===== design/flow/design.v =====
`timescale 1ns / 1ps
module CPU_Set(
    input CLK,
	 input reset,
	 input [15:0]camera,
	 input [15:0] move_command,
	 input [15:0] data_out,
	 output reg [23:0] memory_location,
	 output reg [15:0] memory_input,
	 output reg [127:0] display,
	 output reg write_memory
    );
    parameter [14:0] termination_line = 15'd22;
	 parameter [4:0] stall = 5'd0;
    parameter [4:0] store = 5'd1;
    parameter [4:0] add = 5'd2;
    parameter [4:0] sub = 5'd3;
    parameter [4:0] move = 5'd4;
    parameter [4:0] sll = 5'd5;
    parameter [4:0] srl = 5'd6;
    parameter [4:0] load_hi_reg = 5'd7;
    parameter [4:0] load_lo_reg = 5'd8;
    parameter [4:0] jump = 5'd9;
    parameter [4:0] set_servo = 5'd10;
    parameter [4:0] load_cam = 5'd11;
    parameter [4:0] move_buffer = 5'd12;
    parameter [4:0] bne = 5'd13;
    parameter [4:0] beq = 5'd14;
    parameter [4:0] slt = 5'd15;
    parameter [4:0] AND = 5'd16;
    parameter [4:0] OR = 5'd17;
    parameter [4:0] NOT = 5'd18;
    parameter [4:0] load = 5'd19;
    parameter [4:0] loadl = 5'd20;
    parameter [4:0] storel = 5'd21;
    parameter [1:0] phase0 = 2'b00;
    parameter [1:0] phase1 = 2'b01;
    parameter [1:0] phase2 = 2'b10;
    parameter [2:0] reg0 = 3'b000;
    parameter [2:0] reg1 = 3'b001;
    parameter [2:0] reg2 = 3'b010;
    parameter [2:0] reg3 = 3'b011;
    parameter [2:0] reg4 = 3'b100;
    parameter [2:0] reg5 = 3'b101;
    parameter [2:0] reg6 = 3'b110;    
	 reg [15:0] word;
	 reg [14:0] pc_counter;
	 reg [7:0] right_servo;  
	 reg [7:0] left_servo;
	 reg [7:0] hi_part;
	 reg [2:0] reg_to_store;
	 reg [1:0] phase;
	 reg memory_flag;
	 reg memory_ready;
	 reg load_store;  
	 reg [15:0] r0;
	 reg [15:0] r1;
	 reg [15:0] r2;
	 reg [15:0] r3;
	 reg [15:0] r4;
	 reg [15:0] r5;
	 reg [15:0] r6;
	 reg [15:0] r7;
	 reg [15:0] tempA;
	 reg [15:0] tempB;
	 reg [10:0] jump_amount;  
	 always@(posedge CLK)
	 begin 
		if(reset)
		begin
			word <= 16'b0;
			pc_counter <= 15'b0;
			right_servo <= 8'b0;
			left_servo <= 8'b0;
			hi_part <= 8'b0;
			reg_to_store <= 3'b0;
			phase <= 2'b11;
			memory_flag <= 1'b0;
			memory_ready <= 1'b0;
			write_memory <= 1'b0;
			load_store <= 1'b1;
			r0 <= 16'b0;
			r1 <= 16'b0;
			r2 <= 16'b0;
			r3 <= 16'b0;
			r4 <= 16'b0;
			r5 <= 16'b0;
			r6 <= 16'b0;
			r7 <= 16'b0;
			jump_amount <= 11'b0;
			memory_location <= 24'b0;
			memory_input <= 16'b0;
			display <= 128'b0;
		end
		else
		begin
		if(pc_counter > termination_line )
            phase <= phase0;
		else
			phase <= phase + 1'b1;	
        case(phase) 
            phase0:
            begin 
					word <= data_out;
					if(memory_flag)
					begin
					  case(reg_to_store)
							reg0: memory_input <= r0;
							reg1:	memory_input <= r1;
							reg2:	memory_input <= r2;
							reg3:	memory_input <= r3;
							reg4:	memory_input <= r4;
							reg5:	memory_input <= r5;
							reg6:	memory_input <= r6;
							default: memory_input <= r7;
					  endcase	
					  memory_ready <= 1'b1;
					end
					else if(data_out[15:11] == loadl)
					begin
						memory_location <= {16'b0, data_out[7:0]};
						memory_ready <= 1'b1;
						reg_to_store <= data_out[10:8];
						load_store <= 1'b1;
					end
					else if(data_out[15:11] == storel)
					begin
						memory_location <= {16'b0, data_out[7:0]};
						memory_ready <= 1'b1;
						load_store <= 1'b0;
						write_memory <= 1'b1;
						case(data_out[10:8])
							reg0: memory_input <= r0;
							reg1:	memory_input <= r1;
							reg2:	memory_input <= r2;
							reg3:	memory_input <= r3;
							reg4:	memory_input <= r4;
							reg5:	memory_input <= r5;
							reg6:	memory_input <= r6;
							default: memory_input <= r7;
					  endcase	
					end
            end
            phase1:
            begin
                if(memory_flag)
                begin
                  write_memory <= ~(load_store);
						memory_location <= {hi_part,word};
						hi_part <= 1'b0;
						memory_flag <= 1'b0;
                end
                else 
                begin
						case(word[15:11])  
							load:
							begin
								 memory_flag <= 1'b1;
								 load_store <= 1'b1;
								 reg_to_store <= word[10:8];
								 hi_part <= word[7:0];
							end
							store:
							begin
								 memory_flag <= 1'b1;
								 load_store <= 1'b0;
								 reg_to_store <= word[10:8];
								 hi_part <= word[7:0];
							end
							add:
							begin
								 case(word[7:5]) 
									  reg0: tempA = r0; 
									  reg1: tempA = r1; 
									  reg2: tempA = r2; 
									  reg3: tempA = r3; 
									  reg4: tempA = r4; 
									  reg5: tempA = r5; 
									  reg6: tempA = r6; 
									  default: tempA = r7;
								 endcase					
								 case(word[4:2]) 
									  reg0: tempB = r0; 
									  reg1: tempB = r1; 
									  reg2: tempB = r2; 
									  reg3: tempB = r3; 
									  reg4: tempB = r4; 
									  reg5: tempB = r5; 
									  reg6: tempB = r6; 
									  default: tempB = r7;
								 endcase					
								 case(word[10:8]) 
									  reg0: r0 <= tempA + tempB;  
									  reg1: r1 <= tempA + tempB;
									  reg2: r2 <= tempA + tempB;
									  reg3: r3 <= tempA + tempB;
									  reg4: r4 <= tempA + tempB;
									  reg5: r5 <= tempA + tempB;
									  reg6: r6 <= tempA + tempB;
									  default: r7 <= tempA + tempB;
								 endcase					
							end
							sub:
							begin
								 case(word[7:5]) 
									  reg0: tempA = r0; 
									  reg1: tempA = r1; 
									  reg2: tempA = r2; 
									  reg3: tempA = r3; 
									  reg4: tempA = r4; 
									  reg5: tempA = r5; 
									  reg6: tempA = r6; 
									  default: tempA = r7;
								 endcase					
								 case(word[4:2]) 
									  reg0: tempB= r0; 
									  reg1: tempB = r1; 
									  reg2: tempB = r2; 
									  reg3: tempB = r3; 
									  reg4: tempB = r4; 
									  reg5: tempB = r5; 
									  reg6: tempB = r6; 
									  default: tempB = r7;
								 endcase					
								 case(word[10:8]) 
									  reg0: r0 <= tempA - tempB;  
									  reg1: r1 <= tempA - tempB;
									  reg2: r2 <= tempA - tempB;
									  reg3: r3 <= tempA - tempB;
									  reg4: r4 <= tempA - tempB;
									  reg5: r5 <= tempA - tempB;
									  reg6: r6 <= tempA - tempB;
									  default: r7 <= tempA - tempB;
								 endcase
							end
							move:
							begin
								 case(word[7:5]) 
									  reg0: tempA = r0; 
									  reg1: tempA = r1; 
									  reg2: tempA = r2; 
									  reg3: tempA = r3; 
									  reg4: tempA = r4; 
									  reg5: tempA = r5; 
									  reg6: tempA = r6; 
									  default: tempA = r7;
								 endcase					
								 case(word[10:8]) 
									  reg0: r0 <= tempA;
									  reg1: r1 <= tempA;
									  reg2: r2 <= tempA;
									  reg3: r3 <= tempA;
									  reg4: r4 <= tempA;
									  reg5: r5 <= tempA;
									  reg6: r6 <= tempA;
									  default: r7 <= tempA;
								 endcase
							end
							sll:
							begin
								 case(word[7:5]) 
									  reg0: tempA = r0 << word[4:1]; 
									  reg1: tempA = r1 << word[4:1]; 
									  reg2: tempA = r2 << word[4:1]; 
									  reg3: tempA = r3 << word[4:1]; 
									  reg4: tempA = r4 << word[4:1]; 
									  reg5: tempA = r5 << word[4:1]; 
									  reg6: tempA = r6 << word[4:1]; 
									  default: tempA = r7 << word[4:1];
								 endcase					
								 case(word[10:8]) 
									  reg0: r0 <= tempA;
									  reg1: r1 <= tempA;
									  reg2: r2 <= tempA;
									  reg3: r3 <= tempA;
									  reg4: r4 <= tempA;
									  reg5: r5 <= tempA;
									  reg6: r6 <= tempA;
									  default: r7 <= tempA;
								 endcase
							end
							srl:
							begin
								 case(word[7:5]) 
									  reg0: tempA = r0 >> word[4:1]; 
									  reg1: tempA = r1 >> word[4:1]; 
									  reg2: tempA = r2 >> word[4:1]; 
									  reg3: tempA = r3 >> word[4:1]; 
									  reg4: tempA = r4 >> word[4:1]; 
									  reg5: tempA = r5 >> word[4:1]; 
									  reg6: tempA = r6 >> word[4:1]; 
									  default: tempA = r7 >> word[4:1];
								 endcase					
								 case(word[10:8]) 
									  reg0: r0 <= tempA;
									  reg1: r1 <= tempA;
									  reg2: r2 <= tempA;
									  reg3: r3 <= tempA;
									  reg4: r4 <= tempA;
									  reg5: r5 <= tempA;
									  reg6: r6 <= tempA;
									  default: r7 <= tempA;
								 endcase
							end
							load_hi_reg:
							begin
								 case(word[10:8]) 
									  reg0: r0[15:8] <= word[7:0];
									  reg1: r1[15:8] <= word[7:0];
									  reg2: r2[15:8] <= word[7:0];
									  reg3: r3[15:8] <= word[7:0];
									  reg4: r4[15:8] <= word[7:0];
									  reg5: r5[15:8] <= word[7:0];
									  reg6: r6[15:8] <= word[7:0];
									  default: r7[15:8] <= word[7:0];
								 endcase
							end
							load_lo_reg:
							begin
								 case(word[10:8]) 
									  reg0: r0[7:0] <= word[7:0];
									  reg1: r1[7:0] <= word[7:0];
									  reg2: r2[7:0] <= word[7:0];
									  reg3: r3[7:0] <= word[7:0];
									  reg4: r4[7:0] <= word[7:0];
									  reg5: r5[7:0] <= word[7:0];
									  reg6: r6[7:0] <= word[7:0];
									  default: r7[7:0] <= word[7:0];
								 endcase
							end
							jump:
							begin
								 jump_amount <= word[10:0];
							end
							set_servo:
							begin
								 case(word[10:8]) 
									  reg0:
									  begin
											right_servo <= r0[7:0];
											left_servo <= r0[15:8];
									  end
									  reg1:
									  begin
											right_servo <= r1[7:0];
											left_servo <= r1[15:8];
									  end
									  reg2:
									  begin
											right_servo <= r2[7:0];
											left_servo <= r2[15:8];
									  end
									  reg3:
									  begin
											right_servo <= r3[7:0];
											left_servo <= r3[15:8];
									  end
									  reg4:
									  begin
											right_servo <= r4[7:0];
											left_servo <= r4[15:8];
									  end
									  reg5:
									  begin
											right_servo <= r5[7:0];
											left_servo <= r5[15:8];
									  end
									  reg6:
									  begin
											right_servo <= r6[7:0];
											left_servo <= r6[15:8];
									  end
									  default:
									  begin
											right_servo <= r7[7:0];
											left_servo <= r7[15:8];
									  end
								 endcase
							end
							load_cam:
							begin
								 case(word[10:8]) 
									  reg0: r0 <= camera;
									  reg1: r1 <= camera;
									  reg2: r2 <= camera;
									  reg3: r3 <= camera;
									  reg4: r4 <= camera;
									  reg5: r5 <= camera;
									  reg6: r6 <= camera;
									  default: r7 <= camera;
								 endcase
							end
							move_buffer:
							begin
								 case(word[10:8]) 
									  reg0: r0 <= move_command;
									  reg1: r1 <= move_command;
									  reg2: r2 <= move_command;
									  reg3: r3 <= move_command;
									  reg4: r4 <= move_command;
									  reg5: r5 <= move_command;
									  reg6: r6 <= move_command;
									  default: r7 <= move_command;
								 endcase
							end
							bne:
							begin
								 case(word[10:8]) 
									  reg0: tempA = r0; 
									  reg1: tempA = r1; 
									  reg2: tempA = r2; 
									  reg3: tempA = r3; 
									  reg4: tempA = r4; 
									  reg5: tempA = r5; 
									  reg6: tempA = r6; 
									  default: tempA = r7;
								 endcase					
								 case(word[7:5]) 
									  reg0: tempB= r0; 
									  reg1: tempB = r1; 
									  reg2: tempB = r2; 
									  reg3: tempB = r3; 
									  reg4: tempB = r4; 
									  reg5: tempB = r5; 
									  reg6: tempB = r6; 
									  default: tempB = r7;
								 endcase		
								 if(tempA != tempB)
								 begin
									  jump_amount <= {6'b0, word[4:0]};
								 end
								 else
								 begin
									  jump_amount <= 11'b0;
								 end
							end
							beq:
							begin
								 case(word[10:8]) 
									  reg0: tempA = r0; 
									  reg1: tempA = r1; 
									  reg2: tempA = r2; 
									  reg3: tempA = r3; 
									  reg4: tempA = r4; 
									  reg5: tempA = r5; 
									  reg6: tempA = r6; 
									  default: tempA = r7;
								 endcase					
								 case(word[7:5]) 
									  reg0: tempB = r0; 
									  reg1: tempB = r1; 
									  reg2: tempB = r2; 
									  reg3: tempB = r3; 
									  reg4: tempB = r4; 
									  reg5: tempB = r5; 
									  reg6: tempB = r6; 
									  default: tempB = r7;
								 endcase		
								 if(tempA == tempB)
								 begin
									  jump_amount <= {6'b0 , word[4:0]};
								 end
								 else
								 begin
									  jump_amount <= 11'b0;
								 end
							end
							slt:
							begin
								 case(word[7:5]) 
									  reg0: tempA = r0; 
									  reg1: tempA = r1; 
									  reg2: tempA = r2; 
									  reg3: tempA = r3; 
									  reg4: tempA = r4; 
									  reg5: tempA = r5; 
									  reg6: tempA = r6; 
									  default: tempA = r7;
								 endcase					
								 case(word[4:2]) 
									  reg0: tempB = r0; 
									  reg1: tempB = r1; 
									  reg2: tempB = r2; 
									  reg3: tempB = r3; 
									  reg4: tempB = r4; 
									  reg5: tempB = r5; 
									  reg6: tempB = r6; 
									  default: tempB = r7;
								 endcase		
								 case(word[10:8]) 
									  reg0: r0 <= tempA < tempB;
									  reg1: r1 <= tempA < tempB;
									  reg2: r2 <= tempA < tempB;
									  reg3: r3 <= tempA < tempB;
									  reg4: r4 <= tempA < tempB;
									  reg5: r5 <= tempA < tempB;
									  reg6: r6 <= tempA < tempB;
									  default: r7 <= tempA < tempB;
								 endcase
							end
							AND:
							begin
								 case(word[7:5]) 
									  reg0: tempA = r0; 
									  reg1: tempA = r1; 
									  reg2: tempA = r2; 
									  reg3: tempA = r3; 
									  reg4: tempA = r4; 
									  reg5: tempA = r5; 
									  reg6: tempA = r6; 
									  default: tempA = r7;
								 endcase					
								 case(word[4:2]) 
									  reg0: tempB = r0; 
									  reg1: tempB = r1; 
									  reg2: tempB = r2; 
									  reg3: tempB = r3; 
									  reg4: tempB = r4; 
									  reg5: tempB = r5; 
									  reg6: tempB = r6; 
									  default: tempB = r7;
								 endcase		
								 case(word[10:8]) 
									  reg0: r0 <= tempA & tempB;
									  reg1: r1 <= tempA & tempB;
									  reg2: r2 <= tempA & tempB;
									  reg3: r3 <= tempA & tempB;
									  reg4: r4 <= tempA & tempB;
									  reg5: r5 <= tempA & tempB;
									  reg6: r6 <= tempA & tempB;
									  default: r7 <= tempA & tempB;
								 endcase
							end
							OR:
							begin
								 case(word[7:5]) 
									  reg0: tempA = r0; 
									  reg1: tempA = r1; 
									  reg2: tempA = r2; 
									  reg3: tempA = r3; 
									  reg4: tempA = r4; 
									  reg5: tempA = r5; 
									  reg6: tempA = r6; 
									  default: tempA = r7;
								 endcase					
								 case(word[4:2]) 
									  reg0: tempB = r0; 
									  reg1: tempB = r1; 
									  reg2: tempB = r2; 
									  reg3: tempB = r3; 
									  reg4: tempB = r4; 
									  reg5: tempB = r5; 
									  reg6: tempB = r6; 
									  default: tempB = r7;
								 endcase		
								 case(word[10:8]) 
									  reg0: r0 <= tempA | tempB;
									  reg1: r1 <= tempA | tempB;
									  reg2: r2 <= tempA | tempB;
									  reg3: r3 <= tempA | tempB;
									  reg4: r4 <= tempA | tempB;
									  reg5: r5 <= tempA | tempB;
									  reg6: r6 <= tempA | tempB;
									  default: r7 <= tempA | tempB;
								 endcase
							end
							NOT:
							begin
								 case(word[7:5]) 
									  reg0: tempA = r0; 
									  reg1: tempA = r1; 
									  reg2: tempA = r2; 
									  reg3: tempA = r3; 
									  reg4: tempA = r4; 
									  reg5: tempA = r5; 
									  reg6: tempA = r6; 
									  default: tempA = r7;
								 endcase
								 case(word[10:8]) 
									  reg0: r0 <= ~(tempA);
									  reg1: r1 <= ~(tempA);
									  reg2: r2 <= ~(tempA);
									  reg3: r3 <= ~(tempA);
									  reg4: r4 <= ~(tempA);
									  reg5: r5 <= ~(tempA);
									  reg6: r6 <= ~(tempA);
									  default: r7 <= ~(tempA);
								 endcase
							end
							storel:
							begin
								write_memory <= 1'b0;
							end
							default:
							begin
							end
						endcase
               end
            end
            phase2:
				begin
					write_memory <= 1'b0;
					if (memory_ready && load_store)
					begin
						memory_ready <= 1'b0;
						case(reg_to_store)
							reg0: r0 <= data_out;
							reg1:	r1 <= data_out;
							reg2:	r2 <= data_out;
							reg3:	r3 <= data_out;
							reg4:	r4 <= data_out;
							reg5:	r5 <= data_out;
							reg6:	r6 <= data_out;
							default: r7 <= data_out;
						endcase
					end
					if(jump_amount > 1'b0)
					begin
						if(jump_amount[0] == 1'b1)
						begin
							memory_location <= {9'b0,pc_counter - jump_amount[10:1]};
							pc_counter <= pc_counter - jump_amount[10:1];
						end
						else
						begin
							memory_location <= {9'b0,pc_counter + jump_amount[10:1]};
							pc_counter <= pc_counter + jump_amount[10:1];
						end
						jump_amount <= 11'b0;
					end
					else
					begin
						memory_location <= {9'b0,pc_counter + 1'b1};
						pc_counter <= pc_counter + 1'b1;
					end
				end
            default:  
            begin
					display <= {r7,r6,r5,r4,r3,r2,r1,r0};
            end				
        endcase
	 end
		end
endmodule

===== design/flow/run.sh =====
#!/bin/bash
# the make line also repeats each setting of config.mk as NAME=value (left out here)
make -C /OpenROAD-flow-scripts/flow DESIGN_CONFIG=/design/flow/config.mk WORK_HOME=/design/flow/orfs CLKGATE_MAP_FILE= finish

===== design/flow/config.mk =====
export PLATFORM = sky130hd
export DESIGN_NAME = CPU_Set
export DESIGN_NICKNAME = CPU_Set
export VERILOG_FILES = /design/flow/design.v
export SDC_FILE = /design/flow/constraint.sdc
export NUM_CORES = 4
export LEC_CHECK = 0
export CAP_MARGIN = 20
export CELL_PAD_IN_SITES_GLOBAL_PLACEMENT = 1
export CORE_ASPECT_RATIO = 0.59
export CORE_MARGIN = 4
export CORE_UTILIZATION = 63
export CTS_CLUSTER_SIZE = 37
export GPL_ROUTABILITY_DRIVEN = 0
export HOLD_SLACK_MARGIN = 0.19
export MAX_ROUTING_LAYER = met4
export PLACE_DENSITY_LB_ADDON = 0.06
export SETUP_SLACK_MARGIN = 1.49
export SLEW_MARGIN = 25

===== design/flow/constraint.sdc =====
create_clock -name core_clock -period 10.0 [get_ports {CLK}]
set_input_delay 2.0000 -clock core_clock [delete_from_list [all_inputs] [get_ports {CLK}]]
set_output_delay 2.0000 -clock core_clock [all_outputs]
set_load 0.01 [all_outputs]

==> results of run 1 <==
==> impl_metrics.yaml, run 1 <==
# implementation run metrics
run_status:
  status: "did not finish"
  haltStage: "3_1_place_gp_skip_io"
  firstError: "[ERROR FLW-0024] Place density exceeds 1.0 (current PLACE_DENSITY_LB_ADDON =  0.06). Please check if the value of  PLACE_DENSITY_LB_ADDON is between 0 and 0.99."
floorplanning:
  fp-utilization_pct: 64.7
  dieHeight_um: 170
  die_x_um: 282
  die-area_um2: 47900
  core_area_um2: 43200
  num_rows: 58
logic_synthesis:
  postSynthSeqShare_pct: 25.4
  async_flop_share_pct: 0
  synth_nets: 3730
  synthXorXnorAreaFrac_pct: 1.60
  yosys-top-cells-count: "nor2_1 (412), dfxtp_1 (355), clkbuf_1 (281)"
  mux_share_pct: 15.6
  synth.most_common_cell: "nor2_1"
  synth_top_flop_cell: "dfxtp_1"
  synth_chip_area_um2: 27900
  yosysTopAreaCellShare_pct: 25.4
  yosys_warnings: 1
  synth-edff-count: 0
  synthesis.area_um2: 27900
  synth.area.top_cells: "dfxtp_1 (25%), mux2i_1 (8.6%), nor2_1 (5.5%)"
  synthSimpleGateAreaFrac_pct: 20.5
  top_area_cell: "dfxtp_1"
  syn_avg_cell_area_um2: 7.74
  ys_sh_adder_pct: 3.22
  ys.flops: 355
  compound_area_share_pct: 26.9
  synth.distinct_cells: 97
  ys_cells: 3610
  synth_cells: 3610
  ys_top_logic_family: "AND-OR/OR-AND gates"
==> inputs of run 2 (changes only) <==
CELL_PAD_IN_SITES_GLOBAL_PLACEMENT = not set   (was 1)
CORE_ASPECT_RATIO = not set   (was 0.59)
CORE_MARGIN = 2   (was 4)
CORE_UTILIZATION = 58   (was 63)
CTS_CLUSTER_DIAMETER = 28   (was not set)
CTS_CLUSTER_SIZE = not set   (was 37)
GPL_ROUTABILITY_DRIVEN = not set   (was 0)
HOLD_SLACK_MARGIN = not set   (was 0.19)
PLACE_DENSITY_LB_ADDON = not set   (was 0.06)
SETUP_SLACK_MARGIN = not set   (was 1.49)
SLEW_MARGIN = 20   (was 25)
TNS_END_PERCENT = 5   (was not set)
clock period = 4.33 ns   (was 10.0 ns; I/O delays follow)
==> impl_metrics.yaml, run 2 <==
# implementation run metrics
logic_synthesis:
  synth-edff-count: 0
  ys_sh_adder_pct: 3.22
  syn_avg_cell_area_um2: 7.74
  ys_cells: 3610
  compound_area_share_pct: 26.9
  yosys_warnings: 1
  synthXorXnorAreaFrac_pct: 1.60
  mux_share_pct: 15.6
  ys_top_logic_family: "AND-OR/OR-AND gates"
  synth.most_common_cell: "nor2_1"
  ys.flops: 355
  async_flop_share_pct: 0
  synthSimpleGateAreaFrac_pct: 20.5
  yosysTopAreaCellShare_pct: 25.4
  synthesis.area_um2: 27900
  synth_nets: 3730
  synth_top_flop_cell: "dfxtp_1"
  yosys-top-cells-count: "nor2_1 (412), dfxtp_1 (355), clkbuf_1 (281)"
  top_area_cell: "dfxtp_1"
  synth_cells: 3610
  postSynthSeqShare_pct: 25.4
  synth.area.top_cells: "dfxtp_1 (25%), mux2i_1 (8.6%), nor2_1 (5.5%)"
  synth.distinct_cells: 97
  synth_chip_area_um2: 27900
floorplanning:
  dieHeight_um: 223
  fp-utilization_pct: 58.6
  pin_count: 219
  die-area_um2: 49900
  die_x_um: 223
  num_rows: 80
  core_area_um2: 47600
run_status:
  status: "did not finish"
  firstError: "[ERROR GRT-0232] Routing congestion too high. Check the congestion heatmap in the GUI."
  haltStage: "5_1_grt"
placement:
  dp_hpwl_mm: 117
  io_buffer_count: 218
  routabilityCongestion: 1.31
  post_dp_cell_area_um2: 32800
clock_network:
  cts_root_buf: "clkbuf_16"
  cts_made_buffers: 78
  clockBufferDepth: 3
  clkSinkCount: 355
  cts_setup_buffers: 0
  htree_num_levels: 3
global_route:
  overflow: 24
  track_usage_pct: 70.7
[run 2: repair_timing]
action	CTS
hold buffers	0
gates resized	14
setup endpoints to repair	53
[run 2: metal layers]
metal	GRT usage [%]	GRT overflow
met5	-	-
met4	61.6	10
met3	49.5	2
met2	88.5	12
met1	72.8	0
[run 2: metrics by stage]
stage | cells | util [%] | setup slack (ns) | total power, W
2_1_floorplan | 3610 | - | 0.00285 | 0.0145
3_3_place_gp | 4474 | 68.9 | -0.0262 | 0.0219
3_5_place_dp | 4474 | 68.9 | -0.134 | 0.0223
4_1_cts | 4615 | 74.9 | 0.0109 | 0.0291
==> inputs of run 3 (changes only) <==
ABC_AREA = 1   (was not set)
CELL_PAD_IN_SITES_GLOBAL_PLACEMENT = 1   (was not set)
CORE_ASPECT_RATIO = 0.59   (was not set)
CORE_MARGIN = 4   (was 2)
CORE_UTILIZATION = 63   (was 58)
CTS_CLUSTER_DIAMETER = not set   (was 28)
CTS_CLUSTER_SIZE = 37   (was not set)
GPL_ROUTABILITY_DRIVEN = 1   (was not set)
GPL_TIMING_DRIVEN = 1   (was not set)
HOLD_SLACK_MARGIN = 0.19   (was not set)
MAX_ROUTING_LAYER = met5   (was met4)
MIN_ROUTING_LAYER = met2   (was not set)
PLACE_DENSITY_LB_ADDON = 0.06   (was not set)
SETUP_SLACK_MARGIN = 1.49   (was not set)
SLEW_MARGIN = 25   (was 20)
TNS_END_PERCENT = not set   (was 5)
clock period = 10.0 ns   (was 4.33 ns; I/O delays follow)
==> impl_metrics.yaml, run 3 <==
# implementation run metrics
logic_synthesis:
  synthSimpleGateAreaFrac_pct: 25.0
  yosysTopAreaCellShare_pct: 28.0
  synth_cells: 4004
  syn_avg_cell_area_um2: 6.34
  synth.area.top_cells: "dfxtp_1 (28%), nand2_1 (12%), a21oi_1 (8.3%)"
  synth_top_flop_cell: "dfxtp_1"
  top_area_cell: "dfxtp_1"
  synth.distinct_cells: 63
  async_flop_share_pct: 0
  compound_area_share_pct: 30.1
  ys_sh_adder_pct: 3.54
  postSynthSeqShare_pct: 28.0
  yosys_warnings: 1
  ys_top_logic_family: "AND-OR/OR-AND gates"
  ys.flops: 355
  synth-edff-count: 0
  yosys-top-cells-count: "nand2_1 (795), inv_1 (521), a21oi_1 (419)"
  ys_cells: 4004
  synth_chip_area_um2: 25400
  synth.most_common_cell: "nand2_1"
  mux_share_pct: 0
  synth_nets: 4124
  synthesis.area_um2: 25400
  synthXorXnorAreaFrac_pct: 1.42
run_status:
  status: "did not finish"
  firstError: "[ERROR FLW-0024] Place density exceeds 1.0 (current PLACE_DENSITY_LB_ADDON =  0.06). Please check if the value of  PLACE_DENSITY_LB_ADDON is between 0 and 0.99."
  haltStage: "3_1_place_gp_skip_io"
floorplanning:
  dieHeight_um: 162
  fp-utilization_pct: 63.9
  num_rows: 56
  die-area_um2: 43700
  core_area_um2: 39700
  die_x_um: 269
==> inputs of run 4 (changes only) <==
ABC_AREA = not set   (was 1)
CELL_PAD_IN_SITES_GLOBAL_PLACEMENT = not set   (was 1)
CORE_ASPECT_RATIO = not set   (was 0.59)
CORE_MARGIN = 2   (was 4)
CORE_UTILIZATION = 10   (was 63)
CTS_CLUSTER_SIZE = not set   (was 37)
GPL_ROUTABILITY_DRIVEN = not set   (was 1)
GPL_TIMING_DRIVEN = not set   (was 1)
HOLD_SLACK_MARGIN = not set   (was 0.19)
MAX_ROUTING_LAYER = not set   (was met5)
MIN_ROUTING_LAYER = not set   (was met2)
PLACE_DENSITY_LB_ADDON = not set   (was 0.06)
SETUP_SLACK_MARGIN = not set   (was 1.49)
SLEW_MARGIN = 20   (was 25)
clock period = 11.0 ns   (was 10.0 ns; I/O delays follow)
==> impl_metrics.yaml, run 4 <==
# flow metrics
run_status:
  status: "complete, no violations"
critical_path:
  crit_family: "AND-OR/OR-AND gates"
  critical_path_depth: 16
  crit_type: "flip-flop to flip-flop"
  cp_max_fo: 53
  timing.rr.start: "word[6]"
  crit_buf_inv: 4
  end_kind: "flip-flop"
  critical_path.startpoint: "word[6]"
  path_cells: "buf_4 -> nand3_1 -> buf_4 -> nor2_1 -> a41o_1 -> inv_1 -> ha_1 -> inv_1 -> a21oi_1 -> o21bai_1 -> a2111oi_0 -> nor2_1 -> xor2_1 -> nor2_1 -> o41ai_4 -> o21ai_0"
  critPathCapture: "r4[8]"
  cpPeakStageDelay_ns: 0.91
  rr_worst_depth: 16
  cp.required_ns: 11.46
  r2r-end: "r4[8]"
  crit_arrival_ns: 6.65
  crit_slowest_cell: "o41ai_4"
  r2r_slack_ns: 4.81
  crit_path_start_kind: "flip-flop"
  path_common_cell: "nor2_1"
logic_synthesis:
  ys_cells: 3610
  synth-edff-count: 0
  ys_sh_adder_pct: 3.22
  compound_area_share_pct: 26.9
  synthSimpleGateAreaFrac_pct: 20.5
  mux_share_pct: 15.6
  synth_chip_area_um2: 27900
  synth.most_common_cell: "nor2_1"
  postSynthSeqShare_pct: 25.4
  synth_nets: 3730
  top_area_cell: "dfxtp_1"
  synth.distinct_cells: 97
  synth_cells: 3610
  synth_top_flop_cell: "dfxtp_1"
  synth.area.top_cells: "dfxtp_1 (25%), mux2i_1 (8.6%), nor2_1 (5.5%)"
  yosys-top-cells-count: "nor2_1 (412), dfxtp_1 (355), clkbuf_1 (281)"
  ys_top_logic_family: "AND-OR/OR-AND gates"
  ys.flops: 355
  async_flop_share_pct: 0
  synthesis.area_um2: 27900
  yosys_warnings: 1
  syn_avg_cell_area_um2: 7.74
  synthXorXnorAreaFrac_pct: 1.60
  yosysTopAreaCellShare_pct: 25.4
final_timing:
  maxSlewViolCount: 0
  final-setup-viol-count: 0
  rsz0062_at_grt: "no"
  relSlewSlack_pct: 18.7
  worst_clock_skew_ns: 0.0563
  max_freq_mhz: 162
  layout_min_cycle_time_ns: 6.19
  tns_ns: 0
  post-route-period-util_pct: 56.2
  worstMarginPinSlew_ns: 1.22
  finalHoldViolCount: 0
placement:
  dpl.cell_count: 7298
  io_buffer_count: 218
  routabilityCongestion: 1.05
  dp_hpwl_mm: 139
floorplanning:
  die-area_um2: 284000
  fp-utilization_pct: 10.0
  die_x_um: 533
  pin_count: 219
  core_area_um2: 279000
  dieHeight_um: 533
  num_rows: 194
power_and_ir_drop:
  fin_total_pwr_w: 0.0103
  powerDensity_nw_per_um2: 285
  clockPowerShare_pct: 14.8
  combPwrFrac_pct: 59.0
  peakVddDrop_mv: 0.179
  seq-power_w: 0.00269
  switching_share_pct: 55.6
  largestPowerGroup: "combinational logic"
  switchingPower_w: 0.00570
  cellLeakagePower_nw: 11.4
  seq_power_share_pct: 26.2
  p_int_w: 0.00455
  p_clk_w: 0.00152
  pg_comb_w: 0.00605
route:
  met2_length_mm: 76.0
  wl_mm: 186
  avgRoutedWirePerCell_um: 25.2
  vias: 32200
  vias_per_cell: 4.35
  initialDrtViolationCount: 4964
  dr_wl_met3_mm: 22.1
  drt-pass1-iter-count: 7
  wl_met1_mm: 75.2
  ant_nets: 0
  highest_layer: "met5"
  drc: 0
clock_network:
  holdBufCountCts: 0
  cts_made_buffers: 43
  clockBufferDepth: 3
  clk_pin_slew_ns: 0.08
  cts_root_buf: "clkbuf_16"
  cts_tree: "yes"
  clkSinkCount: 355
  cts_setup_buffers: 0
  htree_num_levels: 2
  clk_latency_ns: 0.63
  cts.repair.resized: 0
global_route:
  antenna_found_initial: 21
  grt_max_degree: 92
  grt_pass1_vias: 29100
  track_usage_pct: 12.4
  grt_pass1_wl_mm: 252
  overflow: 0
worst_hold_path:
  min_path_type: "flip-flop to flip-flop"
  hold_end: "memory_location[23]"
  hp-start: "memory_location[23]"
  hold_depth: 2
final_layout:
  nNetsFinal: 3739
  fin_cells: 7387
  area_growth_pct: 28.7
  final_core_util_pct: 12.9
flow_run:
  cap_violations: 0
  warning_count: 61
## run 4: final cells by class
type	count	area, um2
multi-input combinational	2772	19000
clock inverter	23	289
tap	3724	4660
inverter	89	337
sequential	355	7130
fill	32300	243000
timing repair buffer	358	3250
antenna	11	27.5
clock buffer	55	1200
## run 4: metal layers
| metal | vias to the layer above | track usage, % |
|---|---|---|
| li1 | 13500 | - |
| met3 | 561 | 3.94 |
| met5 | - | 0 |
| met4 | 6 | 7.28 |
| met1 | 15600 | 16.1 |
| met2 | 2514 | 17.8 |
## run 4: stage by stage
step | worst slack [ns] | hold slack, ns | area [um2]
after detailed placement | 5.23 | 0.447 | 34400
final | 4.81 | 0.452 | 35900
after floorplan | 6.00 | 0.447 | 27900
after global placement | 4.85 | 0.443 | 34300
after CTS | 5.19 | 0.454 | 35900
after global routing | 4.69 | 0.471 | 35900
==> inputs of run 5 (changes only) <==
ABC_AREA = 1   (was not set)
CORE_UTILIZATION = 45   (was 10)
clock period = 3.79 ns   (was 11.0 ns; I/O delays follow)
==> impl_metrics.yaml, run 5 <==
# flow metrics
logic_synthesis:
  synth_chip_area_um2: 25400
  synth_top_flop_cell: "dfxtp_1"
  synthesis.area_um2: 25400
  synth.area.top_cells: "dfxtp_1 (28%), nand2_1 (12%), a21oi_1 (8.3%)"
  yosys_warnings: 1
  ys_cells: 4004
  synth_cells: 4004
  yosys-top-cells-count: "nand2_1 (795), inv_1 (521), a21oi_1 (419)"
  postSynthSeqShare_pct: 28.0
  synth_nets: 4124
  async_flop_share_pct: 0
  synth.most_common_cell: "nand2_1"
  synth-edff-count: 0
  synth.distinct_cells: 63
  syn_avg_cell_area_um2: 6.34
  top_area_cell: "dfxtp_1"
  synthSimpleGateAreaFrac_pct: 25.0
  ys_sh_adder_pct: 3.54
  compound_area_share_pct: 30.1
  ys.flops: 355
  ys_top_logic_family: "AND-OR/OR-AND gates"
  mux_share_pct: 0
  yosysTopAreaCellShare_pct: 28.0
  synthXorXnorAreaFrac_pct: 1.42
floorplanning:
  num_rows: 87
  core_area_um2: 56100
  pin_count: 219
  dieHeight_um: 241
  fp-utilization_pct: 45.2
  die_x_um: 241
  die-area_um2: 58300
power_and_ir_drop:
  switching_share_pct: 53.5
  p_int_w: 0.0178
  clockPowerShare_pct: 10.9
  combPwrFrac_pct: 73.0
  p_clk_w: 0.00416
  seq-power_w: 0.00619
  cellLeakagePower_nw: 16.0
  seq_power_share_pct: 16.2
  powerDensity_nw_per_um2: 1050
  largestPowerGroup: "combinational logic"
  peakVddDrop_mv: 1.63
  switchingPower_w: 0.0205
  pg_comb_w: 0.0279
critical_path:
  crit_path_start_kind: "flip-flop"
  cpPeakStageDelay_ns: 0.38
  timing.rr.start: "word[3]"
  cp_max_fo: 8
  path_common_cell: "nand2_1"
  crit_type: "flip-flop to flip-flop"
  r2r_slack_ns: -0.16
  crit_buf_inv: 5
  critPathCapture: "r2[12]"
  end_kind: "flip-flop"
  crit_slowest_cell: "dfxtp_4"
  critical_path_depth: 30
  critical_path.startpoint: "word[3]"
  rr_worst_depth: 30
  crit_family: "simple AND/OR/NAND/NOR gates"
  cp.required_ns: 4.35
  crit_arrival_ns: 4.51
  r2r-end: "r2[12]"
route:
  drt-pass1-iter-count: 11
  initialDrtViolationCount: 6104
  drc: 0
  ant_nets: 0
  vias_per_cell: 6.39
  vias: 35400
  wl_mm: 164
  avgRoutedWirePerCell_um: 29.7
final_timing:
  max_freq_mhz: 253
  fin_ws_ns: -0.164
  final-setup-viol-count: 28
  finalHoldViolCount: 0
  layout_min_cycle_time_ns: 3.95
  relSlewSlack_pct: 18.1
  worstMarginPinSlew_ns: 1.20
  maxSlewViolCount: 0
  rsz0062_at_grt: "yes"
  worst_clock_skew_ns: 0.0262
  post-route-period-util_pct: 104
clock_network:
  htree_num_levels: 2
  cts_made_buffers: 39
  clk_latency_ns: 0.62
  clk_pin_slew_ns: 0.06
  clkSinkCount: 355
  cts_root_buf: "clkbuf_16"
  clockBufferDepth: 3
  cts_tree: "yes"
global_route:
  grt_pass1_vias: 31100
  grt_max_degree: 257
  antenna_found_initial: 5
  grt_pass1_wl_mm: 224
  track_usage_pct: 53.7
  overflow: 0
placement:
  routabilityCongestion: 1.19
  place_ws_ns: -0.543
  io_buffer_count: 218
  dp_hpwl_mm: 127
  dpl.cell_count: 5398
  post_dp_cell_area_um2: 32700
final_layout:
  area_growth_pct: 43.9
  fin_cells: 5535
  nFillCells: 5079
  nNetsFinal: 4863
  final_area_um2: 36500
worst_hold_path:
  hold_depth: 2
  min_path_type: "flip-flop to flip-flop"
  hp-start: "memory_location[19]"
  hold_end: "memory_location[19]"
flow_run:
  warning_count: 70
  cap_violations: 0
run_status:
  status: "failed layout checks"
  violations: "setup timing"
run 5: repair_timing:
action                     in CTS  in global routing
buffers inserted               10                 52
hold buffers                    0                  0
setup endpoints to repair     129                140
pin swaps                      39                168
resized                       124                376
run 5: area by class of cell:
type | count | area, um2 | area share, %
multi-input combinational | 2868 | 17000 | 46.5
timing repair buffer | 922 | 7910 | 21.7
sequential | 355 | 7130 | 19.5
inverter | 557 | 2140 | 5.85
clock buffer | 52 | 1100 | 3.03
tap | 756 | 946 | 2.59
clock inverter | 19 | 269 | 0.737
antenna | 6 | 15.0 | 0.0411
run 5: metrics by stage:
step	util, %	setup TNS [ns]	power [W]	hold slack (ns)
3_3_place_gp	58.3	-27.10	0.0290	0.453
5_1_grt	65.1	-9.90	0.0392	0.490
3_5_place_dp	58.3	-33.67	0.0291	0.456
4_1_cts	61.7	0	0.0341	0.466
6_report	65.1	-2.98	0.0383	0.466
2_1_floorplan	-	0	0.0170	0.457
run 5: layer usage:
| layer | GRT usage [%] | routed length (um) | vias up |
|---|---|---|---|
| li1 | - | - | 15200 |
| met1 | 66.2 | 59100 | 16200 |
| met2 | 72.9 | 62700 | 3049 |
| met3 | 26.2 | 28000 | 861 |
| met4 | 36.4 | 14400 | 6 |
| met5 | 0 | 95 | - |
==> inputs of run 6 (changes only) <==
CAP_MARGIN = 5   (was 20)
CORE_ASPECT_RATIO = 0.68   (was not set)
CORE_UTILIZATION = 72   (was 45)
CTS_CLUSTER_DIAMETER = 238   (was not set)
HOLD_SLACK_MARGIN = -0.09   (was not set)
MAX_ROUTING_LAYER = met4   (was not set)
PLACE_DENSITY = 0.62   (was not set)
SETUP_SLACK_MARGIN = 1.36   (was not set)
TNS_END_PERCENT = 5   (was not set)
clock period = 5.53 ns   (was 3.79 ns; I/O delays follow)
==> impl_metrics.yaml, run 6 <==
# implementation run metrics
logic_synthesis:
  synth_chip_area_um2: 25400
  async_flop_share_pct: 0
  synth_cells: 4004
  synthesis.area_um2: 25400
  yosysTopAreaCellShare_pct: 28.0
  synthSimpleGateAreaFrac_pct: 25.0
  ys_top_logic_family: "AND-OR/OR-AND gates"
  synthXorXnorAreaFrac_pct: 1.42
  syn_avg_cell_area_um2: 6.34
  synth.most_common_cell: "nand2_1"
  synth_top_flop_cell: "dfxtp_1"
  yosys-top-cells-count: "nand2_1 (795), inv_1 (521), a21oi_1 (419)"
  ys_sh_adder_pct: 3.54
  synth.distinct_cells: 63
  synth.area.top_cells: "dfxtp_1 (28%), nand2_1 (12%), a21oi_1 (8.3%)"
  postSynthSeqShare_pct: 28.0
  compound_area_share_pct: 30.1
  synth_nets: 4124
  yosys_warnings: 1
  mux_share_pct: 0
  ys_cells: 4004
  top_area_cell: "dfxtp_1"
  synth-edff-count: 0
  ys.flops: 355
floorplanning:
  dieHeight_um: 159
  fp-utilization_pct: 73.3
  core_area_um2: 34600
  die-area_um2: 36800
  num_rows: 56
  die_x_um: 232
  pin_count: 219
global_route:
  overflow: 26
  track_usage_pct: 82.6
run_status:
  haltStage: "5_1_grt"
  status: "did not finish"
  firstError: "[ERROR GRT-0116] Global routing finished with congestion. Check the congestion regions in the DRC Viewer."
clock_network:
  clockBufferDepth: 3
  htree_num_levels: 1
  cts_made_buffers: 31
  holdBufCountCts: 0
  clkSinkCount: 355
  cts_root_buf: "clkbuf_16"
placement:
  dp_hpwl_mm: 95.4
  io_buffer_count: 218
  routabilityCongestion: 1.58
  place_ws_ns: 0.305
  dpl.cell_count: 4505
==> run 6: stage by stage <==
step	area, um2	hold slack, ns	util, %	power, W
CTS	29000	0.476	83.8	0.0189
global placement	27500	0.456	79.6	0.0158
detailed placement	27500	0.457	79.6	0.0162
floorplan	25400	0.457	-	0.0116
==> run 6: what timing repair did <==
action | in CTS
gates cloned | 1
resized | 81
endpoints found under the setup margin | 130
setup buffers | 20
pin swaps | 8
endpoints found under the hold margin | 0
==> run 6: per-layer routing <==
layer | overflow | global-route usage, %
met1 | 1 | 86.3
met2 | 5 | 90.1
met3 | 13 | 76.9
met4 | 7 | 66.1
met5 | - | -
==> inputs of run 7 (changes only) <==
CAP_MARGIN = 20   (was 5)
CORE_ASPECT_RATIO = 0.5   (was 0.68)
CTS_CLUSTER_DIAMETER = 392   (was 238)
CTS_CLUSTER_SIZE = 98   (was not set)
HOLD_SLACK_MARGIN = not set   (was -0.09)
MAX_ROUTING_LAYER = not set   (was met4)
PLACE_DENSITY = 0.39   (was 0.62)
SETUP_SLACK_MARGIN = 0.55   (was 1.36)
clock period = 2.39 ns   (was 5.53 ns; I/O delays follow)
==> impl_metrics.yaml, run 7 <==
# implementation run metrics
run_status:
  status: "did not finish"
  haltStage: "3_5_place_dp"
  firstError: "[ERROR DPL-0033] detailed placement checks failed during check placement."
floorplanning:
  dieHeight_um: 137
  die_x_um: 269
  core_area_um2: 34600
  fp-utilization_pct: 73.3
  pin_count: 219
  num_rows: 48
  die-area_um2: 36800
logic_synthesis:
  yosys-top-cells-count: "nand2_1 (795), inv_1 (521), a21oi_1 (419)"
  ys.flops: 355
  yosysTopAreaCellShare_pct: 28.0
  synth-edff-count: 0
  top_area_cell: "dfxtp_1"
  yosys_warnings: 1
  ys_sh_adder_pct: 3.54
  synth_nets: 4124
  synthesis.area_um2: 25400
  synth_cells: 4004
  async_flop_share_pct: 0
  synthXorXnorAreaFrac_pct: 1.42
  synthSimpleGateAreaFrac_pct: 25.0
  syn_avg_cell_area_um2: 6.34
  synth.distinct_cells: 63
  synth.area.top_cells: "dfxtp_1 (28%), nand2_1 (12%), a21oi_1 (8.3%)"
  ys_cells: 4004
  mux_share_pct: 0
  ys_top_logic_family: "AND-OR/OR-AND gates"
  postSynthSeqShare_pct: 28.0
  synth_chip_area_um2: 25400
  compound_area_share_pct: 30.1
  synth.most_common_cell: "nand2_1"
  synth_top_flop_cell: "dfxtp_1"
placement:
  io_buffer_count: 218
  routabilityCongestion: 1.57
-- run 7: through the flow --
step              setup slack [ns]  hold WS, ns  instance area, um2  total power, W  instances
floorplan                    -1.14        0.457               25500          0.0272       4004
global placement             -1.60        0.444               34500          0.0460       5371
==> inputs of run 8 (changes only) <==
CORE_ASPECT_RATIO = not set   (was 0.5)
SETUP_SLACK_MARGIN = -0.13   (was 0.55)
clock period = 1.87 ns   (was 2.39 ns; I/O delays follow)
==> impl_metrics.yaml, run 8 <==
# implementation run metrics
logic_synthesis:
  mux_share_pct: 0
  compound_area_share_pct: 30.1
  synthXorXnorAreaFrac_pct: 1.42
  synth_chip_area_um2: 25400
  synth.distinct_cells: 63
  top_area_cell: "dfxtp_1"
  synth-edff-count: 0
  ys_sh_adder_pct: 3.54
  yosys-top-cells-count: "nand2_1 (795), inv_1 (521), a21oi_1 (419)"
  postSynthSeqShare_pct: 28.0
  synth_top_flop_cell: "dfxtp_1"
  ys_cells: 4004
  ys.flops: 355
  synth_nets: 4124
  synthesis.area_um2: 25400
  synth.most_common_cell: "nand2_1"
  ys_top_logic_family: "AND-OR/OR-AND gates"
  synth_cells: 4004
  async_flop_share_pct: 0
  synth.area.top_cells: "dfxtp_1 (28%), nand2_1 (12%), a21oi_1 (8.3%)"
  yosysTopAreaCellShare_pct: 28.0
  yosys_warnings: 1
  syn_avg_cell_area_um2: 6.34
  synthSimpleGateAreaFrac_pct: 25.0
placement:
  io_buffer_count: 218
  routabilityCongestion: 1.53
floorplanning:
  num_rows: 68
  die_x_um: 192
  die-area_um2: 36700
  core_area_um2: 34600
  fp-utilization_pct: 73.3
  dieHeight_um: 192
  pin_count: 219
run_status:
  firstError: "Error: detail_place.tcl, 38 bad optional access"
  haltStage: "3_5_place_dp"
  status: "did not finish"
## run 8: through the flow
step	TNS [ns]	setup WS (ns)	hold slack, ns
after global placement	-291.40	-2.28	0.455
after floorplan	-219.37	-1.67	0.457
==> inputs of run 9 (changes only) <==
CELL_PAD_IN_SITES_DETAIL_PLACEMENT = 0   (was not set)
CORE_ASPECT_RATIO = 1.35   (was not set)
CORE_UTILIZATION = 55   (was 72)
CTS_CLUSTER_DIAMETER = 112   (was 392)
CTS_CLUSTER_SIZE = 60   (was 98)
GPL_ROUTABILITY_DRIVEN = 1   (was not set)
GPL_TIMING_DRIVEN = 1   (was not set)
HOLD_SLACK_MARGIN = -0.05   (was not set)
MAX_ROUTING_LAYER = met5   (was not set)
MIN_ROUTING_LAYER = met2   (was not set)
PLACE_DENSITY = not set   (was 0.39)
PLACE_DENSITY_LB_ADDON = 0.06   (was not set)
SETUP_SLACK_MARGIN = 0.46   (was -0.13)
SLEW_MARGIN = 10   (was 20)
TNS_END_PERCENT = 50   (was 5)
clock period = 6.59 ns   (was 1.87 ns; I/O delays follow)
==> impl_metrics.yaml, run 9 <==
# implementation run metrics
global_route:
  track_usage_pct: 96.3
  overflow: 1057
logic_synthesis:
  top_area_cell: "dfxtp_1"
  synthSimpleGateAreaFrac_pct: 25.0
  yosys_warnings: 1
  synthXorXnorAreaFrac_pct: 1.42
  synth_nets: 4124
  synth-edff-count: 0
  ys_sh_adder_pct: 3.54
  compound_area_share_pct: 30.1
  ys_top_logic_family: "AND-OR/OR-AND gates"
  yosysTopAreaCellShare_pct: 28.0
  ys_cells: 4004
  synth.distinct_cells: 63
  yosys-top-cells-count: "nand2_1 (795), inv_1 (521), a21oi_1 (419)"
  synth_cells: 4004
  synth_top_flop_cell: "dfxtp_1"
  ys.flops: 355
  synth.area.top_cells: "dfxtp_1 (28%), nand2_1 (12%), a21oi_1 (8.3%)"
  mux_share_pct: 0
  async_flop_share_pct: 0
  syn_avg_cell_area_um2: 6.34
  synthesis.area_um2: 25400
  postSynthSeqShare_pct: 28.0
  synth.most_common_cell: "nand2_1"
  synth_chip_area_um2: 25400
clock_network:
  htree_num_levels: 1
  cts_setup_buffers: 0
  cts_made_buffers: 10
  cts_root_buf: "clkbuf_16"
  clockBufferDepth: 3
  cts.repair.resized: 0
  clkSinkCount: 355
  holdBufCountCts: 0
floorplanning:
  pin_count: 219
  fp-utilization_pct: 55.6
  die-area_um2: 47900
  die_x_um: 189
  dieHeight_um: 254
  core_area_um2: 45700
  num_rows: 91
run_status:
  firstError: "[ERROR GRT-0116] Global routing finished with congestion. Check the congestion regions in the DRC Viewer."
  haltStage: "5_1_grt"
  status: "did not finish"
placement:
  dp_hpwl_mm: 105
  io_buffer_count: 218
  routabilityCongestion: 1.48
  place_ws_ns: 0.980
-- run 9: metal layers --
layer	track usage (%)	overflow
met2	96.4	203
met3	102	572
met5	87.8	85
met1	-	-
met4	88.3	197
-- run 9: through the flow --
step,cells,cell area [um2]
floorplan,4004,25400
global placement,4645,27700
detailed placement,4645,27700
CTS,4659,28000
==> inputs of run 10 (changes only) <==
ABC_AREA = not set   (was 1)
CELL_PAD_IN_SITES_DETAIL_PLACEMENT = not set   (was 0)
CORE_ASPECT_RATIO = not set   (was 1.35)
CORE_UTILIZATION = 40   (was 55)
CTS_CLUSTER_DIAMETER = not set   (was 112)
CTS_CLUSTER_SIZE = not set   (was 60)
GPL_ROUTABILITY_DRIVEN = not set   (was 1)
GPL_TIMING_DRIVEN = not set   (was 1)
HOLD_SLACK_MARGIN = not set   (was -0.05)
MAX_ROUTING_LAYER = not set   (was met5)
MIN_ROUTING_LAYER = not set   (was met2)
PLACE_DENSITY_LB_ADDON = not set   (was 0.06)
SETUP_SLACK_MARGIN = not set   (was 0.46)
SLEW_MARGIN = 20   (was 10)
TNS_END_PERCENT = not set   (was 50)
clock period = 3.82 ns   (was 6.59 ns; I/O delays follow)
==> impl_metrics.yaml, run 10 <==
# flow metrics
route:
  drc: 0
  vias_per_cell: 6.61
  avgRoutedWirePerCell_um: 34.1
  wl_mm: 180
  initialDrtViolationCount: 5148
  drt-pass1-iter-count: 8
  vias: 35000
  ant_nets: 0
placement:
  io_buffer_count: 218
  dp_hpwl_mm: 141
  routabilityCongestion: 1.15
run_status:
  violations: "setup timing"
  status: "failed layout checks"
floorplanning:
  dieHeight_um: 268
  num_rows: 96
  pin_count: 219
  fp-utilization_pct: 40.6
  die-area_um2: 72000
  die_x_um: 268
  core_area_um2: 68800
critical_path:
  critical_path.startpoint: "word[6]"
  end_kind: "flip-flop"
  path_common_cell: "buf_12"
  crit_buf_inv: 7
  crit_slowest_cell: "mux4_2"
  timing.rr.start: "word[6]"
  cp.required_ns: 4.31
  crit_family: "AND-OR/OR-AND gates"
  cp_max_fo: 8
  crit_arrival_ns: 4.72
  critical_path_depth: 20
  r2r-end: "r1[8]"
  r2r_slack_ns: -0.41
  crit_path_start_kind: "flip-flop"
  crit_type: "flip-flop to flip-flop"
  path_cells: "buf_12 -> buf_12 -> mux4_2 -> mux2i_4 -> buf_6 -> inv_4 -> ha_4 -> inv_2 -> fa_2 -> nor2b_1 -> o21a_1 -> o211ai_1 -> buf_4 -> nand3_2 -> a21oi_2 -> xor2_1 -> o211ai_1 -> o41ai_4 -> buf_12 -> o21ai_1"
  cpPeakStageDelay_ns: 0.52
  critPathCapture: "r1[8]"
  rr_worst_depth: 20
power_and_ir_drop:
  switchingPower_w: 0.0186
  combPwrFrac_pct: 70.6
  p_clk_w: 0.00440
  p_int_w: 0.0176
  powerDensity_nw_per_um2: 914
  largestPowerGroup: "combinational logic"
  seq_power_share_pct: 17.2
  switching_share_pct: 51.4
  clockPowerShare_pct: 12.2
  cellLeakagePower_nw: 15.4
  pg_comb_w: 0.0255
  seq-power_w: 0.00623
  peakVddDrop_mv: 0.717
global_route:
  overflow: 0
  grt_pass1_vias: 32200
  antenna_found_initial: 11
  grt_max_degree: 152
  grt_pass1_wl_mm: 247
  track_usage_pct: 48.5
logic_synthesis:
  mux_share_pct: 15.6
  synthSimpleGateAreaFrac_pct: 20.5
  synth_top_flop_cell: "dfxtp_1"
  synthXorXnorAreaFrac_pct: 1.60
  top_area_cell: "dfxtp_1"
  ys_sh_adder_pct: 3.22
  synth_chip_area_um2: 27900
  yosys-top-cells-count: "nor2_1 (412), dfxtp_1 (355), clkbuf_1 (281)"
  synth_cells: 3610
  ys.flops: 355
  synth-edff-count: 0
  compound_area_share_pct: 26.9
  postSynthSeqShare_pct: 25.4
  yosys_warnings: 1
  synth_nets: 3730
  yosysTopAreaCellShare_pct: 25.4
  ys_cells: 3610
  syn_avg_cell_area_um2: 7.74
  synth.area.top_cells: "dfxtp_1 (25%), mux2i_1 (8.6%), nor2_1 (5.5%)"
  async_flop_share_pct: 0
  synth.distinct_cells: 97
  synth.most_common_cell: "nor2_1"
  ys_top_logic_family: "AND-OR/OR-AND gates"
  synthesis.area_um2: 27900
final_timing:
  worstMarginPinSlew_ns: 1.29
  max_freq_mhz: 236
  rsz0062_at_grt: "yes"
  final-setup-viol-count: 115
  maxSlewViolCount: 0
  layout_min_cycle_time_ns: 4.23
  relSlewSlack_pct: 13.8
  whs_ns: 0.454
  worst_clock_skew_ns: 0.0335
  finalHoldViolCount: 0
  post-route-period-util_pct: 111
  fin_ws_ns: -0.409
clock_network:
  cts_tree: "yes"
  clk_pin_slew_ns: 0.07
  cts_root_buf: "clkbuf_16"
  htree_num_levels: 2
  clk_latency_ns: 0.62
  holdBufCountCts: 0
  clockBufferDepth: 3
  clkSinkCount: 355
  cts_made_buffers: 43
flow_run:
  warning_count: 67
  cap_violations: 0
final_layout:
  final_core_util_pct: 57.5
  nFillCells: 6511
  area_growth_pct: 41.6
  nNetsFinal: 4429
worst_hold_path:
  min_path_type: "flip-flop to flip-flop"
  hold_depth: 2
  hp-start: "memory_location[17]"
  hold_end: "memory_location[17]"
==> run 10: layout make-up <==
type | instances | area, um2 | area share, %
timing repair buffer | 1048 | 8970 | 22.7
sequential | 355 | 7140 | 18.1
inverter | 89 | 342 | 0.864
clock inverter | 26 | 319 | 0.807
tap | 931 | 1160 | 2.95
clock buffer | 52 | 1160 | 2.94
multi-input combinational | 2772 | 20400 | 51.6
antenna | 13 | 32.5 | 0.0822
==> run 10: through the flow <==
step                      area, um2  setup TNS (ns)  power [W]  setup slack, ns  instances
after CTS                     38700          -13.72     0.0339           -0.258       5256
after global placement        36300          -30.17     0.0285           -0.409       5154
after detailed placement      36300          -33.72     0.0284           -0.524       5154
after global routing          39500          -32.84     0.0369           -0.487       5280
final                         39600          -26.53     0.0362           -0.409       5286
after floorplan               28400           -7.90     0.0166           -0.439       3610
==> run 10: per-layer routing <==
metal  GRT usage (%)  wire length [um]
met1            61.4             68200
met2            67.7             71500
met3            14.7             22300
met4            39.2             17900
met5               0               196
==> run 10: repair_timing <==
action / CTS / global route
endpoints found under the setup margin: 123 / 140
pin swaps: 44 / 80
cloned: 1 / 0
buffers inserted: 28 / 19
resized: 193 / 179
==> inputs of run 11 (changes only) <==
ABC_AREA = 1   (was not set)
CORE_UTILIZATION = 72   (was 40)
CTS_CLUSTER_DIAMETER = 392   (was not set)
CTS_CLUSTER_SIZE = 98   (was not set)
PLACE_DENSITY = 0.39   (was not set)
clock period = 2.39 ns   (was 3.82 ns; I/O delays follow)
==> impl_metrics.yaml, run 11 <==
# implementation run metrics
run_status:
  status: "did not finish"
  haltStage: "3_5_place_dp"
  firstError: "[ERROR DPL-0038] Utilization greater than 100%, impossible to legalize"
logic_synthesis:
  synthesis.area_um2: 25400
  synthXorXnorAreaFrac_pct: 1.42
  yosys-top-cells-count: "nand2_1 (795), inv_1 (521), a21oi_1 (419)"
  ys_cells: 4004
  synth.area.top_cells: "dfxtp_1 (28%), nand2_1 (12%), a21oi_1 (8.3%)"
  synth_nets: 4124
  mux_share_pct: 0
  ys_sh_adder_pct: 3.54
  synth_top_flop_cell: "dfxtp_1"
  synth.most_common_cell: "nand2_1"
  async_flop_share_pct: 0
  synth-edff-count: 0
  synthSimpleGateAreaFrac_pct: 25.0
  synth_chip_area_um2: 25400
  synth.distinct_cells: 63
  ys.flops: 355
  top_area_cell: "dfxtp_1"
  yosys_warnings: 1
  compound_area_share_pct: 30.1
  synth_cells: 4004
  syn_avg_cell_area_um2: 6.34
  ys_top_logic_family: "AND-OR/OR-AND gates"
  postSynthSeqShare_pct: 28.0
  yosysTopAreaCellShare_pct: 28.0
floorplanning:
  num_rows: 68
  fp-utilization_pct: 73.3
  die-area_um2: 36700
  die_x_um: 192
  pin_count: 219
  dieHeight_um: 192
  core_area_um2: 34600
placement:
  routabilityCongestion: 1.53
  io_buffer_count: 218
==> run 11: stage by stage <==
stage             total power, W  area (um2)  setup WS, ns
global placement          0.0471       35100         -1.65
floorplan                 0.0285       26100         -1.13
==> inputs of run 12 (changes only) <==
CORE_UTILIZATION = 60   (was 72)
CTS_CLUSTER_DIAMETER = not set   (was 392)
PLACE_DENSITY = not set   (was 0.39)
TNS_END_PERCENT = 20   (was not set)
clock period = 3.79 ns   (was 2.39 ns; I/O delays follow)
==> impl_metrics.yaml, run 12 <==
# implementation run metrics
run_status:
  firstError: "[ERROR GRT-0232] Routing congestion too high. Check the congestion heatmap in the GUI."
  haltStage: "5_1_grt"
  status: "did not finish"
logic_synthesis:
  synth.area.top_cells: "dfxtp_1 (28%), nand2_1 (12%), a21oi_1 (8.3%)"
  mux_share_pct: 0
  synthesis.area_um2: 25400
  synthSimpleGateAreaFrac_pct: 25.0
  synth_nets: 4124
  synth_chip_area_um2: 25400
  ys_cells: 4004
  synth.distinct_cells: 63
  synth-edff-count: 0
  async_flop_share_pct: 0
  compound_area_share_pct: 30.1
  ys_top_logic_family: "AND-OR/OR-AND gates"
  top_area_cell: "dfxtp_1"
  synth.most_common_cell: "nand2_1"
  ys.flops: 355
  yosysTopAreaCellShare_pct: 28.0
  synth_cells: 4004
  synth_top_flop_cell: "dfxtp_1"
  yosys_warnings: 1
  postSynthSeqShare_pct: 28.0
  ys_sh_adder_pct: 3.54
  syn_avg_cell_area_um2: 6.34
  synthXorXnorAreaFrac_pct: 1.42
  yosys-top-cells-count: "nand2_1 (795), inv_1 (521), a21oi_1 (419)"
clock_network:
  cts_made_buffers: 38
  cts_root_buf: "clkbuf_16"
  clockBufferDepth: 3
  clkSinkCount: 355
  htree_num_levels: 2
floorplanning:
  fp-utilization_pct: 60.6
  core_area_um2: 41900
  pin_count: 219
  die_x_um: 210
  die-area_um2: 43900
  dieHeight_um: 210
  num_rows: 75
global_route:
  track_usage_pct: 72.4
  overflow: 8
placement:
  post_dp_cell_area_um2: 30900
  io_buffer_count: 218
  dp_hpwl_mm: 104
  routabilityCongestion: 1.48
==> run 12: metrics by stage <==
| stage | utilization (%) | total power, W | instances | worst slack [ns] | hold WS [ns] |
|---|---|---|---|---|---|
| CTS | 78.6 | 0.0318 | 5078 | -0.0186 | 0.454 |
| detailed placement | 73.8 | 0.0265 | 4999 | -0.443 | 0.445 |
| global placement | 73.8 | 0.0261 | 4999 | -0.302 | 0.438 |
| floorplan | - | 0.0170 | 4004 | 0.00219 | 0.457 |
==> run 12: metal layers <==
metal | global-route usage (%) | GRT overflow
met5 | 33.5 | 0
met4 | 67.1 | 2
met3 | 59.1 | 0
met2 | 87.8 | 5
met1 | 73.5 | 1
==> run 12: timing repair <==
item	4_1_cts
resized	148
pin swaps	38
endpoints found under the setup margin	134
hold buffers	0
cloned	0
buffers inserted	13
==> inputs of run 13 (changes only) <==
ABC_AREA = not set   (was 1)
CORE_UTILIZATION = 40   (was 60)
CTS_CLUSTER_SIZE = not set   (was 98)
TNS_END_PERCENT = not set   (was 20)
clock period = 10.0 ns   (was 3.79 ns; I/O delays follow)
==> impl_metrics.yaml, run 13 <==
# flow metrics
clock_network:
  htree_num_levels: 2
  clockBufferDepth: 3
  clk_pin_slew_ns: 0.06
  cts_made_buffers: 42
  cts_root_buf: "clkbuf_16"
  cts.repair.resized: 0
  cts_tree: "yes"
  cts_setup_buffers: 0
  holdBufCountCts: 0
  clk_latency_ns: 0.60
  clkSinkCount: 355
power_and_ir_drop:
  powerDensity_nw_per_um2: 340
  switchingPower_w: 0.00596
  cellLeakagePower_nw: 11.3
  p_clk_w: 0.00167
  combPwrFrac_pct: 57.9
  pg_comb_w: 0.00635
  peakVddDrop_mv: 0.239
  seq_power_share_pct: 26.9
  largestPowerGroup: "combinational logic"
  switching_share_pct: 54.3
  p_int_w: 0.00501
  seq-power_w: 0.00294
  clockPowerShare_pct: 15.2
floorplanning:
  pin_count: 219
  core_area_um2: 68800
  die-area_um2: 72000
  dieHeight_um: 268
  fp-utilization_pct: 40.6
  die_x_um: 268
  num_rows: 96
logic_synthesis:
  synth_nets: 3730
  synth_cells: 3610
  ys.flops: 355
  ys_top_logic_family: "AND-OR/OR-AND gates"
  synth.distinct_cells: 97
  yosys-top-cells-count: "nor2_1 (412), dfxtp_1 (355), clkbuf_1 (281)"
  synthXorXnorAreaFrac_pct: 1.60
  ys_sh_adder_pct: 3.22
  synth_top_flop_cell: "dfxtp_1"
  synthesis.area_um2: 27900
  synth_chip_area_um2: 27900
  mux_share_pct: 15.6
  synthSimpleGateAreaFrac_pct: 20.5
  syn_avg_cell_area_um2: 7.74
  compound_area_share_pct: 26.9
  synth.most_common_cell: "nor2_1"
  synth-edff-count: 0
  ys_cells: 3610
  top_area_cell: "dfxtp_1"
  async_flop_share_pct: 0
  yosys_warnings: 1
  postSynthSeqShare_pct: 25.4
  yosysTopAreaCellShare_pct: 25.4
  synth.area.top_cells: "dfxtp_1 (25%), mux2i_1 (8.6%), nor2_1 (5.5%)"
worst_hold_path:
  hold_end: "memory_location[22]"
  hp-start: "memory_location[22]"
  min_path_type: "flip-flop to flip-flop"
  hold_depth: 2
route:
  avgRoutedWirePerCell_um: 33.5
  ant_nets: 0
  drt-pass1-iter-count: 7
  vias: 31500
  vias_per_cell: 6.91
  drc: 0
  initialDrtViolationCount: 5050
  wl_mm: 153
global_route:
  track_usage_pct: 41.1
  grt_pass1_vias: 28700
  antenna_found_initial: 8
  grt_max_degree: 161
  overflow: 0
  grt_pass1_wl_mm: 214
final_timing:
  rsz0062_at_grt: "no"
  post-route-period-util_pct: 65.6
  finalHoldViolCount: 0
  layout_min_cycle_time_ns: 6.56
  tns_ns: 0
  max_freq_mhz: 152
  whs_ns: 0.453
  worst_clock_skew_ns: 0.0332
  worstMarginPinSlew_ns: 1.32
  final-setup-viol-count: 0
  relSlewSlack_pct: 12.0
  maxSlewViolCount: 0
final_layout:
  fin_cells: 4560
  area_growth_pct: 15.4
  final_core_util_pct: 46.8
  nNetsFinal: 3714
critical_path:
  end_kind: "flip-flop"
  cpPeakStageDelay_ns: 0.96
  crit_family: "AND-OR/OR-AND gates"
  r2r-end: "r3[12]"
  critical_path_depth: 13
  rr_worst_depth: 13
  crit_buf_inv: 1
  crit_slowest_cell: "a31oi_1"
  cp.required_ns: 10.44
  timing.rr.start: "word[6]"
  crit_arrival_ns: 7.00
  cp_max_fo: 62
  critical_path.startpoint: "word[6]"
  crit_type: "flip-flop to flip-flop"
  r2r_slack_ns: 3.44
  critPathCapture: "r3[12]"
  crit_path_start_kind: "flip-flop"
  path_cells: "buf_4 -> nor2b_1 -> a221oi_1 -> o22ai_1 -> ha_1 -> or4_1 -> or4_1 -> a31oi_1 -> nor3_1 -> nor3_1 -> nand4_1 -> a31oi_1 -> o21ai_0"
flow_run:
  warning_count: 67
  cap_violations: 0
placement:
  routabilityCongestion: 1.06
  dpl.cell_count: 4480
  dp_hpwl_mm: 111
  io_buffer_count: 218
run_status:
  status: "complete, no violations"
[run 13: per-layer routing]
layer / vias to the layer above / wire length, um / GRT usage, %
met5: - / 31 / 0
met4: 4 / 13500 / 29.5
met3: 591 / 18800 / 10.1
met2: 2414 / 61900 / 59.5
met1: 15100 / 58500 / 53.2
li1: 13400 / - / -
[run 13: layout make-up]
cell class | count | area, um2
multi-input cells | 2772 | 19000
inverters | 89 | 337
clock buffers | 61 | 1250
diodes | 1 | 2.50
flip-flops and latches | 355 | 7130
repair buffers | 334 | 3070
well taps | 931 | 1160
fillers | 6911 | 36600
clock inverters | 17 | 256
[run 13: per-stage QoR]
| stage | power [W] | cell area [um2] | setup slack, ns |
|---|---|---|---|
| 3_5_place_dp | 0.00888 | 30700 | 3.80 |
| 2_1_floorplan | 0.00620 | 27900 | 5.00 |
| 4_1_cts | 0.0106 | 32200 | 3.76 |
| 6_report | 0.0110 | 32200 | 3.44 |
| 3_3_place_gp | 0.00890 | 30700 | 3.96 |
| 5_1_grt | 0.0112 | 32200 | 3.31 |
Power and IR drop assume default switching activity.
